== run 1 ==
## vgacontrol
module vgacontrol(  
input PCLK, 				 
input PRESERN, 				 
input PSEL, 				 
input PENABLE, 				 
output wire PREADY, 		 
output wire PSLVERR,		 
input PWRITE,				 
input [31:0] PADDR,			 
input wire [31:0] PWDATA,	 
output reg [31:0] PRDATA,	 
output HS, 
output VS, 
output reg vga_R,
output reg vga_G,
output reg vga_B,
input SW,
input SW2,
input SW3
);
For scale: ~1900 cells after synthesis, about 270 flip-flops, about 14000 sq um of cells after synthesis.
clock: 4.45 ns
lec_check: 0
cap_margin: 20
core_margin: 2
core_utilization: 40
place_density: 0.6
slew_margin: 20
run.sh (not shown) runs the stock make flow with config.mk's settings and CLKGATE_MAP_FILE=.
## Diff of input files: run 2 against run 1
Settings: an added CTS_CLUSTER_SIZE of 23; a change of CORE_UTILIZATION from 40 to 72; an added CTS_CLUSTER_DIAMETER of 90; an added SETUP_SLACK_MARGIN of 0.85; a deleted PLACE_DENSITY that had been 0.6; an added PLACE_DENSITY_LB_ADDON of 0.27; a change of the clock period (ns, I/O delays scaled along) from 4.45 to 3.11.
==> comparison <==
Delta (run 2 minus run 1): DRC marker count from the first detailed-route iteration up 120%, worst-case setup margin in the final layout -750 ps, share of the core filled with cells in the final layout has increased, internal power of the cells higher. STATUS run=run 2 STAGES=ALL_DONE FINAL_CHECKS=FAILED CAUSE=setup timing. Area added between synthesis and finish was lower in run 1 than in run 2. On pre-placement core utilization, the lower figure sits with run 1, not run 2. Summary — clock transition at the registers of the reported paths, run 2 relative to run 1: higher, by 40 ps.
Setup changes, run 2 to run 3
Settings: swapping 72 for 70 in CORE_UTILIZATION; putting PLACE_DENSITY at 0.6 where nothing was set; clearing CTS_CLUSTER_DIAMETER, which used to be 90; clearing SETUP_SLACK_MARGIN, which used to be 0.85; swapping 23 for 24 in CTS_CLUSTER_SIZE; clearing PLACE_DENSITY_LB_ADDON, which used to be 0.27; swapping 3.11 for 2.77 in the clock period (ns, I/O delays scaled along).
Findings:
- Relative to run 2, number of cell rows has gone up in run 3.
- Taking run 2 as the reference, in run 3 standard cell area after detailed placement grew by 5.5%, die size now larger, routability congestion estimate from global placement -3.9%.
- Run 3: aborted in global routing (5_1_grt) (tool error)
- Run 3 ended up with a higher number of buffers inserted during clock tree synthesis than run 2 did.
- Re core area: run 3 is 3.3% up on run 2.
What run 4 does differently from run 3 at the input level:
Settings: swapping 70 for 72 in CORE_UTILIZATION; putting CTS_CLUSTER_DIAMETER at 94 where nothing was set; putting PLACE_DENSITY_LB_ADDON at 0.27 where nothing was set; clearing PLACE_DENSITY, which used to be 0.6; swapping 24 for 23 in CTS_CLUSTER_SIZE; swapping 2.77 for 3.21 in the clock period (ns, I/O delays scaled along).
## What came out
| run 4 | all stages done | FAIL | setup timing |. Relative to run 3, buffers inserted during post-CTS setup optimization has gone down in run 4. Run 3 → run 4: post-synthesis instance total held, final HPWL from detailed placement went down 2.9%, number of placed instances with taps included went down about 5%. Run 4 against run 3: post-placement setup slack has increased; global placement routability congestion has increased; cell row count has decreased. Summary of run 4 over run 3: number of nets at floorplan now sits at about the same level, sequential element share of the synthesized area now sits at about the same level, die size now sits lower.
Here is what was changed in the inputs of run 5 compared with run 4.
Settings: ABC_AREA newly set to 1; PLACE_DENSITY_LB_ADDON removed (was 0.27); CTS_CLUSTER_DIAMETER changed from 94 to 399; CTS_CLUSTER_SIZE removed (was 23); PLACE_DENSITY newly set to 0.6; the clock period (ns, I/O delays scaled along) changed from 3.21 to 2.51.
## What came out
Run status, run 5: aborted in clock tree synthesis (4_1_cts), error DPL-0038
Going from run 4 to run 5, the complex-gate fraction of the synthesized area was found to have gone down by 1.9 points.
The post-synthesis chip area from yosys number comes out higher for run 5 vs run 4.
Run 5 against run 4: netlist area before placement increased by 7.2% relative to the old numbers; sequential fraction of the synthesis area decreased by 2.5 points relative to the old numbers; site row count increased by 3.9% relative to the old numbers.
Power and IR drop assume default switching activity.
